// top
module top (
  input  logic        clk,
  input  logic        rst_n,
  input  logic [15:0] setpoint,
  input  logic [15:0] feedback,
  input  logic [15:0] Kp,
  input  logic [15:0] Ki,
  input  logic [15:0] Kd,
  input  logic [15:0] clk_prescaler,
  output logic [15:0] control_signal
);
  pid_controller u_dut (
    .clk(clk),
    .rst_n(rst_n),
    .setpoint(setpoint),
    .feedback(feedback),
    .Kp(Kp),
    .Ki(Ki),
    .Kd(Kd),
    .clk_prescaler(clk_prescaler),
    .control_signal(control_signal)
  );
endmodule
export LEC_CHECK = 0
export ABC_AREA = 1
export CAP_MARGIN = 20
export CELL_PAD_IN_SITES_GLOBAL_PLACEMENT = 2
export CORE_MARGIN = 2
export CORE_UTILIZATION = 40
export CTS_CLUSTER_DIAMETER = 340
export CTS_CLUSTER_SIZE = 47
export SETUP_SLACK_MARGIN = -0.51
export SLEW_MARGIN = 20
create_clock -name core_clock -period 12.5 [get_ports {clk}]
run.sh (not shown) runs the stock make flow with config.mk's settings and CLKGATE_MAP_FILE=.
==> next run, changes <==
==> flow/config.mk (replaced) <==
export PLATFORM = sky130hd
export DESIGN_NAME = top
export DESIGN_NICKNAME = top
export VERILOG_FILES = /design/flow/design.v
export SDC_FILE = /design/flow/constraint.sdc
export NUM_CORES = 4
export LEC_CHECK = 0
export CAP_MARGIN = 20
export CORE_MARGIN = 2
export CORE_UTILIZATION = 40
export SLEW_MARGIN = 20
==> flow/constraint.sdc (replaced) <==
create_clock -name core_clock -period 12.2 [get_ports {clk}]
set_input_delay 2.4400 -clock core_clock [delete_from_list [all_inputs] [get_ports {clk}]]
set_output_delay 2.4400 -clock core_clock [all_outputs]
set_load 0.01 [all_outputs]
What happened: The new run finished clean; via count falls by 16%; clock skew goes down by 0.012 ns; hold slack improves by 0.033 ns; synthesized cell count shrinks by 23%; routed wire length goes down by 24%; setup slack gets worse by 0.87 ns; design area goes down by 1.5%; first-iteration DRC count decreases by 35%.
==> next run, changes <==
--- a/flow/config.mk
+++ b/flow/config.mk
@@ -6,6 +6,9 @@
 export NUM_CORES = 4
 export LEC_CHECK = 0
+export ABC_AREA = 1
 export CAP_MARGIN = 20
 export CORE_MARGIN = 2
-export CORE_UTILIZATION = 40
+export CORE_UTILIZATION = 61
+export CTS_CLUSTER_DIAMETER = 375
+export CTS_CLUSTER_SIZE = 100
 export SLEW_MARGIN = 20
==> flow/constraint.sdc (replaced) <==
create_clock -name core_clock -period 9.34 [get_ports {clk}]
set_input_delay 1.8680 -clock core_clock [delete_from_list [all_inputs] [get_ports {clk}]]
set_output_delay 1.8680 -clock core_clock [all_outputs]
set_load 0.01 [all_outputs]
After rerunning: The new run completed, yet does not pass: negative setup slack; final area is higher by 15%; hold slack degrades by 0.030 ns; synthesized cell count is higher by 30%; worst setup slack degrades by 0.75 ns; routed wire length is higher by 31%; core utilization is higher by 31 points; via count is higher by 37%.

Starting RTL as in the previous note.
Settings: LEC_CHECK=0, CAP_MARGIN=20, CELL_PAD_IN_SITES_DETAIL_PLACEMENT=0, CELL_PAD_IN_SITES_GLOBAL_PLACEMENT=0, CORE_MARGIN=2, CORE_UTILIZATION=72, CTS_CLUSTER_DIAMETER=29, CTS_CLUSTER_SIZE=37, GPL_ROUTABILITY_DRIVEN=1, MIN_ROUTING_LAYER=met1, PLACE_DENSITY_LB_ADDON=0.28, SLEW_MARGIN=10, TNS_END_PERCENT=5; clock period 6.75 ns.
The starting point completed and failed the layout checks on negative setup slack.
==> next run, changes <==
CELL_PAD_IN_SITES_DETAIL_PLACEMENT = not set   (was 0)
CELL_PAD_IN_SITES_GLOBAL_PLACEMENT = not set   (was 0)
CORE_UTILIZATION = 40   (was 72)
CTS_CLUSTER_DIAMETER = not set   (was 29)
CTS_CLUSTER_SIZE = not set   (was 37)
GPL_ROUTABILITY_DRIVEN = not set   (was 1)
MIN_ROUTING_LAYER = not set   (was met1)
PLACE_DENSITY_LB_ADDON = not set   (was 0.28)
SLEW_MARGIN = 20   (was 10)
TNS_END_PERCENT = not set   (was 5)
clock period = 12.5 ns   (was 6.75 ns; I/O delays follow)
What happened: The new run completed without violations; final area shrinks by a few percent; cell count grows by a few percent; sequential share of layout area grows by 0.54 points; core utilization shrinks by 43 points; synthesized area stays the same; clock-buffer cell count shrinks by 1; worst setup slack is better by 4.2 ns; non-clock buffer count shrinks by 144; clock skew shrinks by 0.010 ns.
==> next run, changes <==
ABC_AREA = 1   (was not set)
CELL_PAD_IN_SITES_GLOBAL_PLACEMENT = 1   (was not set)
CORE_ASPECT_RATIO = 0.5   (was not set)
CTS_CLUSTER_DIAMETER = 329   (was not set)
CTS_CLUSTER_SIZE = 100   (was not set)
PLACE_DENSITY = 0.78   (was not set)
TNS_END_PERCENT = 10   (was not set)
Cell area goes up by a few percent. Die area rises by a few percent. Via count grows by about a fifth. Area after synthesis climbs by a few percent.

top again, from the RTL that the note above started with.
export LEC_CHECK = 0
export ABC_AREA = 1
export CAP_MARGIN = 20
export CORE_ASPECT_RATIO = 0.5
export CORE_MARGIN = 2
export CORE_UTILIZATION = 69
export CTS_CLUSTER_DIAMETER = 375
export CTS_CLUSTER_SIZE = 100
export PLACE_DENSITY = 0.37
export SLEW_MARGIN = 20
export TNS_END_PERCENT = 10
create_clock -name core_clock -period 7.44 [get_ports {clk}]
The baseline finished with negative setup slack left.
Change:
Settings changed: ABC_AREA 1 to not set, CORE_ASPECT_RATIO 0.5 to not set, CORE_UTILIZATION 69 to 65, CTS_CLUSTER_DIAMETER 375 to not set, CTS_CLUSTER_SIZE 100 to not set, PLACE_DENSITY 0.37 to not set, TNS_END_PERCENT 10 to 5.
Clock period 7.44 ns to 10.2 ns, I/O delays scaled along.
Result: The changed run ran to the end with violations: negative setup slack; worst setup slack gets better by 1.2 ns; cell area came out lower by about 14%; final cell count decreases by 24%; first-iteration DRC count falls by about 75%.
Change:
Settings changed: CORE_UTILIZATION 65 to 59, TNS_END_PERCENT 5 to not set.
Clock period 10.2 ns to 12.2 ns, I/O delays scaled along.
=> The new run went through all stages and came out clean. Hold slack hardly moves. Flip-flop count does not change. Worst setup slack improved by 1.2 ns. Count of clock-buffer cells in the layout drops by 1. Non-clock buffer count fell by 48. Synthesized area is unchanged. Die area rises by 9.9%.
Change:
Settings changed: SETUP_SLACK_MARGIN set to 2.3.
Clock period 12.2 ns to 9.09 ns, I/O delays scaled along.
What happened: Now the flow finished but fails on negative setup slack; synthesized cell count stays the same; setup slack is worse by 2.1 ns; design area climbs by roughly a tenth.
Change:
Settings changed: CORE_UTILIZATION 59 to 40, SETUP_SLACK_MARGIN 2.3 to not set.
Clock period 9.09 ns to 8.22 ns, I/O delays scaled along.
The changed run produced a layout that fails on negative setup slack.
Core utilization drops by 25 points.
Global-route usage drops by 9.7 points.
First-iteration DRC count drops by 9.3%.
Cell count climbs by 7.1%.
Worst hold slack is about the same.
Change:
Settings changed: CORE_UTILIZATION 40 to 61, CTS_CLUSTER_SIZE set to 100.
Clock period 8.22 ns to 13.6 ns, I/O delays scaled along.
=> With this change the flow finished clean. Area after synthesis is unchanged. Non-clock buffer count drops by 183. Die size shrinks by 34%. Via count came out lower by 4.7%. Flip-flop count does not change. Count of clock-buffer cells in the layout does not change. Synthesized cell count is unchanged. Worst hold slack barely changes. Critical path depth shrinks by 2. Register-to-register slack gets better by 4.6 ns.

lane 1:
Starting RTL as in the previous note.
// top
module top (
  input  logic        clk,
  input  logic        rst_n,
  input  logic [15:0] setpoint,
  input  logic [15:0] feedback,
  input  logic [15:0] Kp,
  input  logic [15:0] Ki,
  input  logic [15:0] Kd,
  input  logic [15:0] clk_prescaler,
  output logic [15:0] control_signal
);
Settings: LEC_CHECK=0, CAP_MARGIN=20, CELL_PAD_IN_SITES_DETAIL_PLACEMENT=0, CELL_PAD_IN_SITES_GLOBAL_PLACEMENT=0, CORE_MARGIN=2, CORE_UTILIZATION=72, CTS_CLUSTER_DIAMETER=29, CTS_CLUSTER_SIZE=37, GPL_ROUTABILITY_DRIVEN=1, MIN_ROUTING_LAYER=met1, PLACE_DENSITY_LB_ADDON=0.16, SETUP_SLACK_MARGIN=1.97, SLEW_MARGIN=10, TNS_END_PERCENT=5; clock period 6.75 ns.
Nothing crashed in lane 1 and all stages finished; the problem is that the final layout failed, the offending checks being negative setup slack.
Here is what was changed in the inputs of lane 2 compared with lane 1.
==> flow/config.mk <==
export PLATFORM = sky130hd
export DESIGN_NAME = top
export DESIGN_NICKNAME = top
export VERILOG_FILES = /design/flow/design.v
export SDC_FILE = /design/flow/constraint.sdc
export NUM_CORES = 4
export LEC_CHECK = 0
export CAP_MARGIN = 20
export CORE_MARGIN = 2
export CORE_UTILIZATION = 72
export CTS_CLUSTER_DIAMETER = 28
export CTS_CLUSTER_SIZE = 81
export HOLD_SLACK_MARGIN = -0.09
export PLACE_DENSITY_LB_ADDON = 0.11
export SETUP_SLACK_MARGIN = 1.93
export SLEW_MARGIN = 20
export TNS_END_PERCENT = 5
### Flow results
Uppermost metal layer occupied by signal nets: met5 -> lane 1, met4 -> lane 2. Lane 2: sequential share of layout area is 0.17 points higher than what lane 1 reported. STATUS run=lane 2 STAGES=ALL_DONE FINAL_CHECKS=FAILED CAUSE=negative setup slack. Taking lane 1 over lane 2, the global-route wire length before repair ratio works out to 1.07. As far as share of cell area taken by muxes after synthesis goes, lane 2 and lane 1 are indistinguishable; the numbers are identical. Peak fanout along the critical path in lane 2 vs lane 1: up 1. Lane 2 vs. lane 1: starting DRC count in detailed routing went down by 664, global-route usage went down by 3.3 points, setup slack went down by 0.048 ns.

Setup of maple:
Starting RTL as in the previous note.
make LEC_CHECK=0 ABC_AREA=1 CAP_MARGIN=20 CORE_MARGIN=2 CORE_UTILIZATION=72 CTS_CLUSTER_DIAMETER=375 CTS_CLUSTER_SIZE=99 PLACE_DENSITY=0.4 SLEW_MARGIN=20 finish   # period 3.57 ns
In the summary table, maple is marked failed, with error DPL-0033 raised in clock tree synthesis.
For willow, these inputs were changed with respect to maple:
- an added TNS_END_PERCENT of 10
- a change of CORE_UTILIZATION from 72 to 65
- a change of CTS_CLUSTER_SIZE from 99 to 100
- a deleted PLACE_DENSITY that had been 0.4
- a change of the clock period (ns, I/O delays scaled along) from 3.57 to 7.44
--- outcome ---
Status for maple and willow: no clean run. FAIL maple @ clock tree synthesis: tool exited with error. Ran to the end and failed final checks on setup timing: willow. As far as share of the yosys chip area belonging to registers goes, willow and maple are indistinguishable; the numbers are identical. willow falls short of maple in die size. Gate count of the mapped netlist came out exactly the same in maple and willow.
Here is what was changed in the inputs of delta compared with willow.
- a deleted CTS_CLUSTER_DIAMETER that had been 375
- a deleted TNS_END_PERCENT that had been 10
- a change of CORE_UTILIZATION from 65 to 13
- a deleted CTS_CLUSTER_SIZE that had been 100
- a deleted ABC_AREA that had been 1
- a change of the clock period (ns, I/O delays scaled along) from 7.44 to 13.6
Notes after the runs:
- From the logs: willow reached the end of the flow and failed the layout checks with setup timing.
- delta: done, clean on timing, DRC and antenna
- For die height, dividing the value from willow by the value from delta gives 0.47.
- Comparing buffer share of cell area for delta and willow, the bigger number came from willow.
- Between willow and delta, the flow reports total wire length after detailed routing decreasing by more than 10%.
- delta against willow: netlist area before placement has decreased, setup fix buffers added after clock tree synthesis has decreased.

job 6183:
Starting RTL as in the previous note.
clock: 16.2 ns
lec_check: 0
abc_area: 0
cap_margin: 35
cell_pad_in_sites_detail_placement: 0
cell_pad_in_sites_global_placement: 2
core_margin: 8
core_utilization: 53
cts_cluster_diameter: 230
cts_cluster_size: 52
gpl_routability_driven: 1
gpl_timing_driven: 0
hold_slack_margin: 0.11
min_routing_layer: met1
place_density: 0.71
setup_slack_margin: 3.22
slew_margin: 30
Edits applied to the flow inputs when going from job 6183 to job 4983:
- a change of CAP_MARGIN from 35 to 20
- a change of CORE_UTILIZATION from 53 to 66
- a deleted CTS_CLUSTER_SIZE that had been 52
- a change of CTS_CLUSTER_DIAMETER from 230 to 29
- a deleted HOLD_SLACK_MARGIN that had been 0.11
- a change of CORE_MARGIN from 8 to 2
- a change of CELL_PAD_IN_SITES_GLOBAL_PLACEMENT from 2 to 0
- a deleted GPL_TIMING_DRIVEN that had been 0
- a deleted SETUP_SLACK_MARGIN that had been 3.22
- a deleted ABC_AREA that had been 0
- a deleted PLACE_DENSITY that had been 0.71
- a change of SLEW_MARGIN from 30 to 10
- a change of the clock period (ns, I/O delays scaled along) from 16.2 to 10.0
Results
Compared job 4983 against job 6183; worst hold slack within noise. Looking at top metal layer carrying routed signals, the met4 result is from job 6183; the met5 one comes from job 4983. Changes observed in job 4983 relative to job 6183: via count rose about 4%, largest net degree at the start of global routing increased by 20 relative to the old numbers, final worst-path setup slack saw a decrease, total length of routed met2 wires lost 1.7 mm, core occupancy in the finished layout grew by 18 points. Job 4983 has combined buffer and inverter count along the critical path below what job 6183 had. Fraction of standard cell area that is sequential (higher): job 6183. Compared with job 6183, job 4983 shows a area of the placeable core that is about 20% lower. Iteration tally of the first detailed-router pass sits lower in job 4983 than in job 6183. Lower total length of routed wires goes to job 4983 over job 6183. No crash in job 4983: every stage finished, but the layout fails its final checks due to setup timing.
Input changes introduced in job 9934 (baseline for comparison: job 4983):
- MIN_ROUTING_LAYER removed (was met1)
- SLEW_MARGIN changed from 10 to 20
- CELL_PAD_IN_SITES_GLOBAL_PLACEMENT removed (was 0)
- CTS_CLUSTER_DIAMETER removed (was 29)
- SETUP_SLACK_MARGIN newly set to -0.6
- CTS_CLUSTER_SIZE newly set to 22
- CORE_UTILIZATION changed from 66 to 70
- CELL_PAD_IN_SITES_DETAIL_PLACEMENT removed (was 0)
- GPL_ROUTABILITY_DRIVEN removed (was 1)
- the clock period (ns, I/O delays scaled along) changed from 10.0 to 9.96
==> comparison <==
Finished, but not clean: job 9934, with setup timing.
Highest cell delay on the worst timing path essentially unchanged between job 4983 and job 9934.
Fraction of standard cell area in multi-input logic was lower in job 9934 than in job 4983.
Job 9934 against job 4983: violation count after the first detailed-route iteration picked up an extra 13%; die boundary height lost about 2.8%; total negative slack for setup checks lost 1140 ps; maximum clock insertion buffer count neither gained nor lost much; post-detailed-placement cell area lost 0.40%.
On sequential share of cell area, job 9934 and job 4983 are neck and neck.
Length in cells of the worst reg-to-reg path shrinks by a few percent when moving from job 4983 to job 9934.
Going from job 4983 to job 9934, the met2 layer usage reported by global route was found to have gone up by 3.6 points.
What job 5906 does differently from job 9934 at the input level:
- changing CTS_CLUSTER_SIZE from 22 to 15
- setting ABC_AREA to 0 for the first time
- setting CTS_CLUSTER_DIAMETER to 354 for the first time
- changing SETUP_SLACK_MARGIN from -0.6 to -0.4
- changing the clock period (ns, I/O delays scaled along) from 9.96 to 5.38
==> comparison <==
- In job 5906 the implementation ran to completion but is not tape-out ready, as the final checks report setup timing.
- Job 9934 and job 5906 ended up with roughly the same final-layout worst hold slack.
- The final setup violation count number comes out higher for job 5906 vs job 9934.
- Going from job 9934 to job 5906, via count grows by 4090.
- From job 5906 to job 9934, count of nets left with antenna violations after detail routing did not move at all.

top again, from the RTL that the note above started with.
Settings: LEC_CHECK=0, ABC_AREA=0, CAP_MARGIN=35, CELL_PAD_IN_SITES_DETAIL_PLACEMENT=0, CELL_PAD_IN_SITES_GLOBAL_PLACEMENT=0, CORE_MARGIN=8, CORE_UTILIZATION=53, CTS_CLUSTER_DIAMETER=230, CTS_CLUSTER_SIZE=52, GPL_ROUTABILITY_DRIVEN=1, GPL_TIMING_DRIVEN=0, HOLD_SLACK_MARGIN=0.11, MAX_ROUTING_LAYER=met4, MIN_ROUTING_LAYER=met1, PLACE_DENSITY_LB_ADDON=0.1, SETUP_SLACK_MARGIN=3.22, SLEW_MARGIN=30; clock period 16.2 ns.
Next try:
ABC_AREA = 1   (was 0)
CELL_PAD_IN_SITES_DETAIL_PLACEMENT = 2   (was 0)
CELL_PAD_IN_SITES_GLOBAL_PLACEMENT = 2   (was 0)
GPL_TIMING_DRIVEN = not set   (was 0)
MAX_ROUTING_LAYER = not set   (was met4)
MIN_ROUTING_LAYER = met2   (was met1)
PLACE_DENSITY = 0.71   (was not set)
PLACE_DENSITY_LB_ADDON = not set   (was 0.1)
=>
- With this change the flow failed in 3_3_place_gp, error GPL-0301
- synthesized area climbs by 6.0%
- synthesized cell count is higher by 30%
- die area rises by 5.5%
Next try:
ABC_AREA = not set   (was 1)
CAP_MARGIN = 10   (was 35)
CELL_PAD_IN_SITES_DETAIL_PLACEMENT = not set   (was 2)
CELL_PAD_IN_SITES_GLOBAL_PLACEMENT = not set   (was 2)
CORE_MARGIN = 2   (was 8)
CORE_UTILIZATION = 40   (was 53)
CTS_CLUSTER_DIAMETER = not set   (was 230)
CTS_CLUSTER_SIZE = 82   (was 52)
GPL_ROUTABILITY_DRIVEN = not set   (was 1)
HOLD_SLACK_MARGIN = not set   (was 0.11)
MIN_ROUTING_LAYER = not set   (was met2)
PLACE_DENSITY = not set   (was 0.71)
SETUP_SLACK_MARGIN = not set   (was 3.22)
SLEW_MARGIN = 20   (was 30)
clock period = 13.6 ns   (was 16.2 ns; I/O delays follow)
Effect: The changed run went through all stages and came out clean; die area climbs by roughly a tenth; area after synthesis drops by a few percent; synthesized cell count drops by a quarter to a third.
Next try:
CAP_MARGIN = 20   (was 10)
CORE_UTILIZATION = 65   (was 40)
CTS_CLUSTER_SIZE = not set   (was 82)
TNS_END_PERCENT = 5   (was not set)
clock period = 9.91 ns   (was 13.6 ns; I/O delays follow)
This time the run finished but failed the layout checks on negative setup slack.
Cell area goes up by a few percent.
Global-route usage goes up by 13 points.
First-iteration DRC count goes down by a few percent.
Worst setup slack loses 1.7 ns.
Synthesized area stays the same.
Via count goes up by a few percent.
Cell count goes down by a few percent.
